## amber
## ALU_microprocessor
module ALU_microprocessor (
  input      [ 5:0]   alu_ctrl  ,
  input      [31:0]   in_1      ,
  input      [31:0]   in_2      ,
  input               alu_clk   ,
  output reg [31:0]   alu_rslt  ,
  output     [ 4:0]   alu_checks             
);
Size: ~2300 cells after synthesis, about 37 flip-flops.
clock: 3.82 ns
lec_check: 0
cap_margin: 20
core_margin: 2
core_utilization: 51
cts_cluster_diameter: 396
cts_cluster_size: 97
slew_margin: 20
tns_end_percent: 10
run.sh (not shown) runs the stock make flow with config.mk's settings and CLKGATE_MAP_FILE=.
The flow completed for amber, but it is not clean: the layout still shows setup timing.
--- input diff amber..tundra ---
==> flow/config.mk <==
export PLATFORM = sky130hd
export DESIGN_NAME = ALU_microprocessor
export DESIGN_NICKNAME = ALU_microprocessor
export VERILOG_FILES = /design/flow/design.v
export SDC_FILE = /design/flow/constraint.sdc
export NUM_CORES = 4
export LEC_CHECK = 0
export ABC_AREA = 1
export CAP_MARGIN = 20
export CORE_MARGIN = 2
export CORE_UTILIZATION = 72
export CTS_CLUSTER_DIAMETER = 371
export CTS_CLUSTER_SIZE = 99
export SETUP_SLACK_MARGIN = 0.25
export SLEW_MARGIN = 20
export TNS_END_PERCENT = 5
==> flow/constraint.sdc <==
create_clock -name core_clock -period 4.43 [get_ports {alu_clk}]
set_input_delay 0.8860 -clock core_clock [delete_from_list [all_inputs] [get_ports {alu_clk}]]
set_output_delay 0.8860 -clock core_clock [all_outputs]
set_load 0.01 [all_outputs]
Findings:
tundra never completed, since it errored out during clock tree synthesis (4_1_cts). [amber] flow finished | final checks: failed | reasons: setup timing. Min standard-cell row count across amber and tundra: tundra. Summary — post-synthesis simple-gate area fraction, tundra relative to amber: higher, by 23 points. Compound-cell area share of the yosys netlist: amber and tundra compared, higher one is amber. tundra against amber; area of the core is down by more than 10%. Against amber, tundra comes in 1.6 points lower on multiplexer share of the synthesized area. Compared with amber, tundra shows synthesized instance count that has gone up by more than half. On summed instance area of the synthesized netlist, the higher figure sits with tundra, not amber. In tundra the unique cell type count in the Yosys netlist turned out about 40% lower than in amber. Worst setup slack before clock tree synthesis: tundra > amber.
Here is what was changed in the inputs of lagoon compared with tundra.
==> flow/config.mk <==
export PLATFORM = sky130hd
export DESIGN_NAME = ALU_microprocessor
export DESIGN_NICKNAME = ALU_microprocessor
export VERILOG_FILES = /design/flow/design.v
export SDC_FILE = /design/flow/constraint.sdc
export NUM_CORES = 4
export LEC_CHECK = 0
export CAP_MARGIN = 20
export CORE_MARGIN = 3
export CORE_UTILIZATION = 40
export GPL_ROUTABILITY_DRIVEN = 0
export HOLD_SLACK_MARGIN = 0.22
export SLEW_MARGIN = 20
export TNS_END_PERCENT = 80
==> flow/constraint.sdc <==
create_clock -name core_clock -period 7.0 [get_ports {alu_clk}]
set_input_delay 1.4000 -clock core_clock [delete_from_list [all_inputs] [get_ports {alu_clk}]]
set_output_delay 1.4000 -clock core_clock [all_outputs]
set_load 0.01 [all_outputs]
Findings:
lagoon went all the way through synthesis, placement and routing and the layout is clean on timing, DRC and antenna.
The post-synthesis adder-cell area fraction of lagoon exceeds that of tundra by 5.6 points.
Comparing lagoon and tundra, the higher number of library cell types mapped by synthesis was measured on lagoon.
lagoon reports a lower initial standard-cell utilization of the core than tundra does.
Relative to tundra, share of synthesized area occupied by flip-flops and latches has increased by 0.75 points in lagoon.
When lagoon is measured against tundra, its area share of xor/xnor cells in the synthesized design turns out 8.9 points higher.
Summary of lagoon over tundra: area after synthesis down 4000 um^2, die area up 49%.
Relative to tundra, the chip width measured on lagoon has increased by more than 10%.
Here is what was changed in the inputs of xenon compared with lagoon.
==> flow/config.mk <==
export PLATFORM = sky130hd
export DESIGN_NAME = ALU_microprocessor
export DESIGN_NICKNAME = ALU_microprocessor
export VERILOG_FILES = /design/flow/design.v
export SDC_FILE = /design/flow/constraint.sdc
export NUM_CORES = 4
export LEC_CHECK = 0
export CAP_MARGIN = 20
export CORE_MARGIN = 2
export CORE_UTILIZATION = 55
export CTS_CLUSTER_DIAMETER = 306
export CTS_CLUSTER_SIZE = 100
export GPL_ROUTABILITY_DRIVEN = 0
export HOLD_SLACK_MARGIN = 0.24
export PLACE_DENSITY = 0.4
export SETUP_SLACK_MARGIN = -0.7
export SLEW_MARGIN = 20
export TNS_END_PERCENT = 5
Power after layout | xenon above lagoon. Looking at first-pass GRT wire length, xenon sits 1.0% below lagoon. lagoon and xenon ended up with nearly the same sequential share of layout area.

========
The RTL this note starts from:
==> flow/design.v <==
`timescale 1ns / 1ps
module ALU_microprocessor (
  input      [ 5:0]   alu_ctrl  ,
  input      [31:0]   in_1      ,
  input      [31:0]   in_2      ,
  input               alu_clk   ,
  output reg [31:0]   alu_rslt  ,
  output     [ 4:0]   alu_checks             
);
reg             N;                           
reg             Z;                           
reg             C;                           
reg             V;                           
reg             P;                           
always @(posedge alu_clk) begin
  case(alu_ctrl)
    5'd0 :  begin   
      {C,alu_rslt} = in_1 + in_2;            
      Z            = (alu_rslt==32'b0);
      N            = alu_rslt[31];
      V            = in_1[31]&&(in_2[31])&&(!alu_rslt[31]) || (!in_1[31])&&(!in_2[31])&&alu_rslt[31];
      P            = ^alu_rslt;
    end
    5'd1 :  begin   
      {C,alu_rslt} = in_1 + (-in_2);         
      C            = !C;
      Z            = (alu_rslt==32'b0);
      N            = alu_rslt[31];
      V            = in_1[31]&&(!in_2[31])&&(!alu_rslt[31]) || (!in_1[31])&&(in_2[31])&&alu_rslt[31];
      P            = ^alu_rslt;
    end
    5'd2 :  begin
      alu_rslt = in_1;                       
      Z        = (alu_rslt==32'b0);
      N        = alu_rslt[31];
      V        = 0;    
      C        = 0;
      P        = ^alu_rslt;
    end
     5'd3 :  begin
      alu_rslt = in_2;                       
      Z        = (alu_rslt==32'b0);
      N        = alu_rslt[31];
      V        = 0;    
      C        = 0;
      P        = ^alu_rslt;
    end
     5'd4 :  begin
      {C,alu_rslt} = in_1 + 1;               
      Z        = (alu_rslt==32'b0);
      N        = alu_rslt[31];
      V        = 0;
      P        = ^alu_rslt;    
    end
    5'd5 :  begin
      {C,alu_rslt} = in_2 + 1;               
      Z        = (alu_rslt==32'b0);
      N        = alu_rslt[31];
      V        = 0;   
      P        = ^alu_rslt; 
    end
    5'd6 :  begin
      alu_rslt = in_1 - 1;                   
      Z        = (alu_rslt==32'b0);
      N        = alu_rslt[31];
      V        = 0;    
      C        = alu_rslt[31];
      P        = ^alu_rslt;
    end
    5'd7 :  begin
      alu_rslt = in_2 - 1;                   
      Z        = (alu_rslt==32'b0);
      N        = alu_rslt[31];
      V        = 0;    
      C        = alu_rslt[31];
      P        = ^alu_rslt;
    end
    5'd8 :  begin   
      alu_rslt = in_1 & in_2;                
      Z        = (alu_rslt==32'b0);
      N        = alu_rslt[31];
      C        = 0;                          
      V        = 0;                          
      P        = ^alu_rslt;
    end
    5'd9 :  begin  
      alu_rslt = in_1 | in_2;                
      Z        = (alu_rslt==32'b0);
      N        = alu_rslt[31];
      V        = 0;                          
      C        = 0;                          
      P        = ^alu_rslt;
    end
    5'd10:  begin  
      alu_rslt = ~(in_1 & in_2);             
      Z        = (alu_rslt==32'b0);
      N        = alu_rslt[31];
      V        = 0;                          
      C        = 0;                          
      P        = ^alu_rslt;
    end
    5'd11:  begin  
      alu_rslt = ~(in_1 | in_2);             
      Z        = (alu_rslt==32'b0);
      N        = alu_rslt[31];
      V        = 0;                          
      C        = 0;                          
      P        = ^alu_rslt;
    end
    5'd12:  begin  
      alu_rslt = ~(in_1 ^ in_2);             
      Z        = (alu_rslt==32'b0);
      N        = alu_rslt[31];
      V        = 0;                          
      C        = 0;                          
      P        = ^alu_rslt;
    end
    5'd13:  begin  
      alu_rslt = in_1 ^ in_2;                
      Z        = (alu_rslt==32'b0);
      N        = alu_rslt[31];
      V        = 0;                          
      C        = 0;                          
      P        = ^alu_rslt;
    end
    5'd14:  begin  
      alu_rslt = ~in_1;                      
      Z        = (alu_rslt==32'b0);
      N        = alu_rslt[31];
      V        = 0;                          
      C        = 0;                          
      P        = ^alu_rslt;
    end
    5'd15:  begin  
      alu_rslt = ~in_2;                      
      Z        = (alu_rslt==32'b0);
      N        = alu_rslt[31];
      V        = 0;                          
      C        = 0;                          
      P        = ^alu_rslt;
    end
    5'd16:  begin
      alu_rslt = in_1 << 1;                  
      Z        = (alu_rslt==32'b0);
      N        = alu_rslt[31];
      V        = 0;                          
      C        = alu_rslt[31];
      P        = ^alu_rslt;
    end
    5'd17:  begin
      alu_rslt = in_2 << 1;                  
      Z        = (alu_rslt==32'b0);
      N        = alu_rslt[31];
      V        = 0;                          
      C        = alu_rslt[31];
      P        = ^alu_rslt;
    end
    5'd18:  begin
      alu_rslt = in_1 >> 1;                  
      Z        = (alu_rslt==32'b0);
      N        = alu_rslt[31];
      V        = 0;                          
      C        = alu_rslt[0];
      P        = ^alu_rslt;
    end
    5'd19:  begin
      alu_rslt = in_1 >> 1;                  
      Z        = (alu_rslt==32'b0);
      N        = alu_rslt[31];
      V        = 0;                          
      C        = alu_rslt[0];
      P        = ^alu_rslt;
    end
    5'd20:  begin
      alu_rslt = {in_1[30:0], in_1[31]};     
      Z        = (alu_rslt==32'b0);
      N        = 0;                          
      V        = 0;                          
      C        = 0;                          
      P        = ^alu_rslt;
    end
    5'd21:  begin
      alu_rslt = {in_2[30:0], in_2[31]};     
      Z        = (alu_rslt==32'b0);
      N        = 0;                          
      V        = 0;                          
      C        = 0;                          
      P        = ^alu_rslt;
    end
    5'd22:  begin
      alu_rslt = {in_1[0], in_1[31:1]};      
      Z        = (alu_rslt==32'b0);
      N        = 0;                          
      V        = 0;                          
      C        = 0;                          
      P        = ^alu_rslt;
    end
    5'd23:  begin
      alu_rslt = {in_2[0], in_2[31:1]};      
      Z        = (alu_rslt==32'b0);
      N        = 0;                          
      V        = 0;                          
      C        = 0;                          
      P        = ^alu_rslt;
    end
    default:  begin                          
      alu_rslt = 0; 
      {P,N,Z,C,V}= 5'b00100;                    
    end
  endcase  
end  
assign alu_checks = {P,V,Z,C,N};               
endmodule  
export LEC_CHECK = 0
export CAP_MARGIN = 20
export CORE_MARGIN = 2
export CORE_UTILIZATION = 59
export CTS_CLUSTER_DIAMETER = 27
export CTS_CLUSTER_SIZE = 40
export SETUP_SLACK_MARGIN = 1.15
export SLEW_MARGIN = 20
create_clock -name core_clock -period 6.03 [get_ports {alu_clk}]
The baseline ran to the end with no violations.
Edit:
Settings changed: CAP_MARGIN 20 to 5, CORE_UTILIZATION 59 to 72, CTS_CLUSTER_DIAMETER 27 to 99, CTS_CLUSTER_SIZE 40 to 57, PLACE_DENSITY set to 0.65, SETUP_SLACK_MARGIN 1.15 to 1.03.
Clock period 6.03 ns to 3.59 ns, I/O delays scaled along.
Outcome:
- The new run ended with an error in 3_5_place_dp with DPL-0038
- die size goes down by 18%
- synthesized cell count does not change
- area after synthesis does not change
Edit:
Settings changed: CAP_MARGIN 5 to 20, CORE_UTILIZATION 72 to 40, CTS_CLUSTER_DIAMETER 99 to not set, CTS_CLUSTER_SIZE 57 to not set, PLACE_DENSITY 0.65 to not set, SETUP_SLACK_MARGIN 1.03 to not set.
Clock period 3.59 ns to 6.87 ns, I/O delays scaled along.
This time the run went through all stages and came out clean.
Die size goes up by 78%.
Synthesized cell count does not change.
Area after synthesis is unchanged.
Edit:
Settings changed: CORE_MARGIN 2 to 7, TNS_END_PERCENT set to 70.
Clock period 6.87 ns to 7.0 ns, I/O delays scaled along.
What happened: The new run passed the timing, design-rule and antenna checks. Worst setup slack improves by 0.26 ns. Non-clock buffer count falls by 15. Routed wire length rises by 1.1%. Global-route usage falls by 3.8 points.
Edit:
Settings changed: CAP_MARGIN 20 to 40, CORE_MARGIN 7 to 2, CORE_UTILIZATION 40 to 48, CTS_CLUSTER_DIAMETER set to 197, CTS_CLUSTER_SIZE set to 99, GPL_ROUTABILITY_DRIVEN set to 0, SETUP_SLACK_MARGIN set to -0.65, TNS_END_PERCENT 70 to 35.
The changed run completed without violations.
Via count fell by 0.78%.
Design area came out lower by 1.6%.
Wire length goes down by 15%.
Worst hold slack improved by 0.071 ns.
Fmax goes down by 1.5%.
Die area decreases by 24%.
Sequential power stays flat.

========
== alpha ==
RTL: the design.v shown in full above, as it stands there.
export LEC_CHECK = 0
export CAP_MARGIN = 20
export CORE_ASPECT_RATIO = 1.8
export CORE_MARGIN = 2
export CORE_UTILIZATION = 55
export CTS_CLUSTER_DIAMETER = 306
export CTS_CLUSTER_SIZE = 100
export GPL_ROUTABILITY_DRIVEN = 0
export HOLD_SLACK_MARGIN = -0.08
export PLACE_DENSITY = 0.4
export SETUP_SLACK_MARGIN = -0.7
export SLEW_MARGIN = 20
export TNS_END_PERCENT = 5
create_clock -name core_clock -period 7.0 [get_ports {alu_clk}]
global routing (5_1_grt): alpha exited with error
The inputs of beta differ from those of alpha as listed below.
==> flow/config.mk <==
export PLATFORM = sky130hd
export DESIGN_NAME = ALU_microprocessor
export DESIGN_NICKNAME = ALU_microprocessor
export VERILOG_FILES = /design/flow/design.v
export SDC_FILE = /design/flow/constraint.sdc
export NUM_CORES = 4
export LEC_CHECK = 0
export CAP_MARGIN = 20
export CORE_MARGIN = 2
export CORE_UTILIZATION = 57
export SETUP_SLACK_MARGIN = 1.49
export SLEW_MARGIN = 20
==> flow/constraint.sdc <==
create_clock -name core_clock -period 5.66 [get_ports {alu_clk}]
set_input_delay 1.1320 -clock core_clock [delete_from_list [all_inputs] [get_ports {alu_clk}]]
set_output_delay 1.1320 -clock core_clock [all_outputs]
set_load 0.01 [all_outputs]
## What came out
Having completed the whole flow, beta delivered a layout that passed the timing, design-rule and antenna checks.
From alpha to beta the numbers moved as follows: setup slack at placement went down, total placed cells including tap cells now sits higher.
Total of buffers placed on input and output ports essentially unchanged between beta and alpha.
Going from alpha to beta, site row count lower; post-cts sizing count went up 252; die boundary width increased by 31% relative to the old numbers; die size fell about 3.6%.
Diff beta..alpha | sink count of the clock tree | unchanged
The final reports for beta and alpha show placed instance area higher in the former.
Setup changes, beta to gamma
-- flow/config.mk --
<<< beta, line 6
export NUM_CORES = 4
export LEC_CHECK = 0
export CAP_MARGIN = 20
export CORE_MARGIN = 2
export CORE_UTILIZATION = 57
export SETUP_SLACK_MARGIN = 1.49
export SLEW_MARGIN = 20
>>> gamma, line 6
export NUM_CORES = 4
export LEC_CHECK = 0
export CAP_MARGIN = 5
export CORE_MARGIN = 2
export CORE_UTILIZATION = 72
export CTS_CLUSTER_DIAMETER = 99
export CTS_CLUSTER_SIZE = 57
export PLACE_DENSITY = 0.65
export SLEW_MARGIN = 20
==> flow/constraint.sdc <==
create_clock -name core_clock -period 3.59 [get_ports {alu_clk}]
set_input_delay 0.7180 -clock core_clock [delete_from_list [all_inputs] [get_ports {alu_clk}]]
set_output_delay 0.7180 -clock core_clock [all_outputs]
set_load 0.01 [all_outputs]
Findings:
Diff beta -> gamma | global placer's final weighted congestion | up by more than 10%
Re synthesized-area fraction occupied by adder cells: no difference whatsoever between gamma and beta.
gamma | ERROR | detailed placement (3_5_place_dp)
gamma has die width below what beta had.
Summary of gamma over beta: vertical die dimension went down 20 um, die size went down 20%.
~same share of the synthesized netlist area taken by xor and xnor gates in beta and gamma
On count of port buffers added during placement, gamma tracks beta almost exactly.
## Diff of input files: delta against gamma
==> flow/config.mk <==
export PLATFORM = sky130hd
export DESIGN_NAME = ALU_microprocessor
export DESIGN_NICKNAME = ALU_microprocessor
export VERILOG_FILES = /design/flow/design.v
export SDC_FILE = /design/flow/constraint.sdc
export NUM_CORES = 4
export LEC_CHECK = 0
export CAP_MARGIN = 20
export CORE_MARGIN = 2
export CORE_UTILIZATION = 40
export SLEW_MARGIN = 20
==> flow/constraint.sdc <==
create_clock -name core_clock -period 5.65 [get_ports {alu_clk}]
set_input_delay 1.1300 -clock core_clock [delete_from_list [all_inputs] [get_ports {alu_clk}]]
set_output_delay 1.1300 -clock core_clock [all_outputs]
set_load 0.01 [all_outputs]
--- outcome ---
Summary of gamma and delta: one run falls short of a clean finish, namely gamma.
Run status, gamma: aborted in detailed placement (3_5_place_dp), error DPL-0038
Per the comparison of delta with gamma, final weighted congestion in routability-driven placement lower; die footprint rose 78%; height of the die rose by 33%; synthesized cell count did not really move.
On number of rows in the core area, the higher figure sits with delta, not gamma.
Diff gamma -> delta | fraction of the core area occupied by cells at floorplan | decrease of 33 points
Die boundary width: delta vs gamma up about 33%
#### Input delta (epsilon over delta)
-- flow/config.mk --
<<< delta, line 8
export CAP_MARGIN = 20
export CORE_MARGIN = 2
export CORE_UTILIZATION = 40
export SLEW_MARGIN = 20
>>> epsilon, line 8
export CAP_MARGIN = 20
export CORE_MARGIN = 2
export CORE_UTILIZATION = 71
export CTS_CLUSTER_DIAMETER = 96
export CTS_CLUSTER_SIZE = 37
export SETUP_SLACK_MARGIN = -0.32
export SLEW_MARGIN = 20
export TNS_END_PERCENT = 70
==> flow/constraint.sdc <==
create_clock -name core_clock -period 4.87 [get_ports {alu_clk}]
set_input_delay 0.9740 -clock core_clock [delete_from_list [all_inputs] [get_ports {alu_clk}]]
set_output_delay 0.9740 -clock core_clock [all_outputs]
set_load 0.01 [all_outputs]
Results
Run status, epsilon: aborted in global routing (5_1_grt), error GRT-0116. As far as number of flops mapped to enable cells by yosys goes, delta and epsilon are indistinguishable; the numbers are identical. Taking delta as the reference, in epsilon area reported by Yosys stat stayed essentially flat, number of buffers added by the clock tree synthesis step roughly the same, die size decreased by about 43% relative to the old numbers, worst setup slack after placement has decreased. Post-DP HPWL on epsilon is ahead of delta. Sequential element share of the synthesized area: epsilon vs delta identical.
Power and IR drop assume default switching activity.
